Setup of run 1:
==> flow/design.v <==
module NCO #(N = 32)(
  input clk,                  
  input rst,                  
  input [N-1:0] ctrl,         
  output reg [15:0] sin_out   
);
reg [N-1:0] phase;
always @(posedge clk) begin
  if (rst)
    phase <= {N{1'b0}};
  else
    phase <= phase + ctrl;
end
reg [5:0] sin_lut_sel;
reg [15:0] sin_lut_val;
always @(*) begin
  sin_lut_sel <= phase[N-2] ? ~(phase[N-3:N-8]-1'b1) : phase[N-3:N-8];
  if (phase[N-2] & ~|phase[N-3:N-8]) begin
    sin_out <= phase[N-1] ? 16'b10000000_00000001 : 16'b01111111_11111111;
  end else begin
    sin_out <= phase[N-1] ? (~sin_lut_val+1'b1) : sin_lut_val;    
  end
  case(sin_lut_sel)
    6'h00 : sin_lut_val <= 16'h0000;
    6'h01 : sin_lut_val <= 16'h0324;
    6'h02 : sin_lut_val <= 16'h0648;
    6'h03 : sin_lut_val <= 16'h096A;
    6'h04 : sin_lut_val <= 16'h0C8C;
    6'h05 : sin_lut_val <= 16'h0FAB;
    6'h06 : sin_lut_val <= 16'h12C8;
    6'h07 : sin_lut_val <= 16'h15E2;
    6'h08 : sin_lut_val <= 16'h18F9;
    6'h09 : sin_lut_val <= 16'h1C0B;
    6'h0A : sin_lut_val <= 16'h1F1A;
    6'h0B : sin_lut_val <= 16'h2223;
    6'h0C : sin_lut_val <= 16'h2528;
    6'h0D : sin_lut_val <= 16'h2826;
    6'h0E : sin_lut_val <= 16'h2B1F;
    6'h0F : sin_lut_val <= 16'h2E11;
    6'h10 : sin_lut_val <= 16'h30FB;
    6'h11 : sin_lut_val <= 16'h33DF;
    6'h12 : sin_lut_val <= 16'h36BA;
    6'h13 : sin_lut_val <= 16'h398C;
    6'h14 : sin_lut_val <= 16'h3C56;
    6'h15 : sin_lut_val <= 16'h3F17;
    6'h16 : sin_lut_val <= 16'h41CE;
    6'h17 : sin_lut_val <= 16'h447A;
    6'h18 : sin_lut_val <= 16'h471C;
    6'h19 : sin_lut_val <= 16'h49B4;
    6'h1A : sin_lut_val <= 16'h4C3F;
    6'h1B : sin_lut_val <= 16'h4EBF;
    6'h1C : sin_lut_val <= 16'h5133;
    6'h1D : sin_lut_val <= 16'h539B;
    6'h1E : sin_lut_val <= 16'h55F5;
    6'h1F : sin_lut_val <= 16'h5842;
    6'h20 : sin_lut_val <= 16'h5A82;
    6'h21 : sin_lut_val <= 16'h5CB3;
    6'h22 : sin_lut_val <= 16'h5ED7;
    6'h23 : sin_lut_val <= 16'h60EB;
    6'h24 : sin_lut_val <= 16'h62F1;
    6'h25 : sin_lut_val <= 16'h64E8;
    6'h26 : sin_lut_val <= 16'h66CF;
    6'h27 : sin_lut_val <= 16'h68A6;
    6'h28 : sin_lut_val <= 16'h6A6D;
    6'h29 : sin_lut_val <= 16'h6C23;
    6'h2A : sin_lut_val <= 16'h6DC9;
    6'h2B : sin_lut_val <= 16'h6F5E;
    6'h2C : sin_lut_val <= 16'h70E2;
    6'h2D : sin_lut_val <= 16'h7254;
    6'h2E : sin_lut_val <= 16'h73B5;
    6'h2F : sin_lut_val <= 16'h7504;
    6'h30 : sin_lut_val <= 16'h7641;
    6'h31 : sin_lut_val <= 16'h776B;
    6'h32 : sin_lut_val <= 16'h7884;
    6'h33 : sin_lut_val <= 16'h7989;
    6'h34 : sin_lut_val <= 16'h7A7C;
    6'h35 : sin_lut_val <= 16'h7B5C;
    6'h36 : sin_lut_val <= 16'h7C29;
    6'h37 : sin_lut_val <= 16'h7CE3;
    6'h38 : sin_lut_val <= 16'h7D89;
    6'h39 : sin_lut_val <= 16'h7E1D;
    6'h3A : sin_lut_val <= 16'h7E9C;
    6'h3B : sin_lut_val <= 16'h7F09;
    6'h3C : sin_lut_val <= 16'h7F61;
    6'h3D : sin_lut_val <= 16'h7FA6;
    6'h3E : sin_lut_val <= 16'h7FD8;
    6'h3F : sin_lut_val <= 16'h7FF5;
  endcase
end
endmodule
module Chirp #(N = 32)(
  input clk,
  input rst,
  input [7:0] delay,           
  input reverse,               
  input [N-1:0] min_ctrl,      
  input [N-1:0] max_ctrl,      
  input [N-1:0] inc_rate,      
  input [N-1:0] div_rate,      
  output reg nco_reset,        
  output reg [N-1:0] nco_ctrl  
);
wire [N-1:0] stt_ctrl;
wire [N-1:0] end_ctrl;
wire end_flag;
assign stt_ctrl = reverse ? max_ctrl : min_ctrl;
assign end_ctrl = reverse ? min_ctrl : max_ctrl;
assign end_flag = reverse ? (nco_ctrl <= end_ctrl) : (nco_ctrl >= end_ctrl);
reg [N-1:0] rate_count;
reg [7:0] delay_count;
always @(posedge clk) begin
  if (rst) begin
    rate_count <= {N{1'b0}};
    delay_count <= 4'b0;
    nco_reset <= 1'b1;
    nco_ctrl <= {N{1'b0}};
  end else begin
    if (end_flag) begin
      nco_ctrl <= stt_ctrl;
      rate_count <= rate_count + 1'b1;
    end else if (rate_count >= div_rate) begin
      nco_ctrl <= reverse ? nco_ctrl - inc_rate : nco_ctrl + inc_rate;
      rate_count <= {N{1'b0}};
    end else
      rate_count <= rate_count + 1'b1;
    if (end_flag) begin
      if (delay_count >= delay)
        delay_count <= 8'b0;
      else
        delay_count <= delay_count + 1'b1;
    end
    nco_reset <= |delay_count;
  end
end
endmodule
module WaveGenerator #(N = 32, M = 16)(
  input clk,
  input rst,
  input chirp_reverse,             
  input [7:0] chirp_delay,         
  input [N-1:0] chirp_min_ctrl,    
  input [N-1:0] chirp_max_ctrl,    
  input [N-1:0] chirp_inc_rate,    
  input [N-1:0] chirp_div_rate,    
  output reg [M-1:0] waveform     
);
reg nco_reset;
reg [N-1:0] nco_ctrl;
wire chirp_nco_reset;
wire [N-1:0] chirp_nco_ctrl;
wire [15:0] sin_out;
always @(posedge clk) begin
  nco_ctrl <= chirp_nco_ctrl;
  nco_reset <= chirp_nco_reset;
  waveform <= sin_out;
end
NCO #(.N(N)) NCO0 (
  .clk     ( clk       ),  
  .rst     ( nco_reset ),  
  .ctrl    ( nco_ctrl  ),  
  .sin_out ( sin_out   )  
);
Chirp #(.N(N)) Chirp0 (
  .clk       ( clk             ),  
  .rst       ( rst             ),  
  .delay     ( chirp_delay     ),  
  .reverse   ( chirp_reverse   ),  
  .min_ctrl  ( chirp_min_ctrl  ),  
  .max_ctrl  ( chirp_max_ctrl  ),  
  .inc_rate  ( chirp_inc_rate  ),  
  .div_rate  ( chirp_div_rate  ),  
  .nco_reset ( chirp_nco_reset ),  
  .nco_ctrl  ( chirp_nco_ctrl  )   
);
endmodule
export LEC_CHECK = 0
export ABC_AREA = 1
export CAP_MARGIN = 20
export CORE_ASPECT_RATIO = 0.5
export CORE_MARGIN = 2
export CORE_UTILIZATION = 72
export CTS_CLUSTER_DIAMETER = 400
export CTS_CLUSTER_SIZE = 94
export HOLD_SLACK_MARGIN = 0.3
export PLACE_DENSITY = 0.38
export SETUP_SLACK_MARGIN = 1.04
export SLEW_MARGIN = 20
export TNS_END_PERCENT = 15
create_clock -name core_clock -period 3.54 [get_ports {clk}]
run.sh (not shown) runs the stock make flow with config.mk's settings and CLKGATE_MAP_FILE=.
clock tree synthesis (4_1_cts): run 1 exited with error
Edits applied to the flow inputs when going from run 1 to run 2:
==> flow/config.mk <==
export PLATFORM = sky130hd
export DESIGN_NAME = WaveGenerator
export DESIGN_NICKNAME = WaveGenerator
export VERILOG_FILES = /design/flow/design.v
export SDC_FILE = /design/flow/constraint.sdc
export NUM_CORES = 4
export LEC_CHECK = 0
export CAP_MARGIN = 20
export CORE_MARGIN = 2
export CORE_UTILIZATION = 67
export CTS_CLUSTER_SIZE = 62
export HOLD_SLACK_MARGIN = -0.09
export SLEW_MARGIN = 20
==> flow/constraint.sdc <==
create_clock -name core_clock -period 4.32 [get_ports {clk}]
set_input_delay 0.8640 -clock core_clock [delete_from_list [all_inputs] [get_ports {clk}]]
set_output_delay 0.8640 -clock core_clock [all_outputs]
set_load 0.01 [all_outputs]
[summary]
[run 2] flow finished | final checks: failed | reasons: setup timing
Changes observed in run 2 relative to run 1: final RePlAce weighted congestion went down 0.13, die size went up 3.2%, minimum setup slack after placement went up 0.26 ns, I/O pin count held.
Number of cells in Yosys stat: run 2 < run 1
Run 1 → run 2: synthesized cell count has decreased, area reported by Yosys stat went down, HPWL after detailed placement moved down.
Input-level comparison between run 3 and run 2:
--- a/flow/config.mk
+++ b/flow/config.mk
@@ -10,3 +10,4 @@
-export CORE_UTILIZATION = 67
-export CTS_CLUSTER_SIZE = 62
-export HOLD_SLACK_MARGIN = -0.09
+export CORE_UTILIZATION = 70
+export CTS_CLUSTER_SIZE = 41
+export PLACE_DENSITY = 0.67
+export SETUP_SLACK_MARGIN = -0.37
==> flow/constraint.sdc <==
create_clock -name core_clock -period 5.37 [get_ports {clk}]
set_input_delay 1.0740 -clock core_clock [delete_from_list [all_inputs] [get_ports {clk}]]
set_output_delay 1.0740 -clock core_clock [all_outputs]
set_load 0.01 [all_outputs]
- [run 2] flow finished | final checks: failed | reasons: setup timing
- Run 3 | status: complete | timing, DRC, antenna: pass
- In terms of sequential standard cell area, run 3 and run 2 differ only marginally.
- From run 2 to run 3 the numbers moved as follows: initial antenna violation count fell 4, area added between synthesis and finish dropped 12 points.
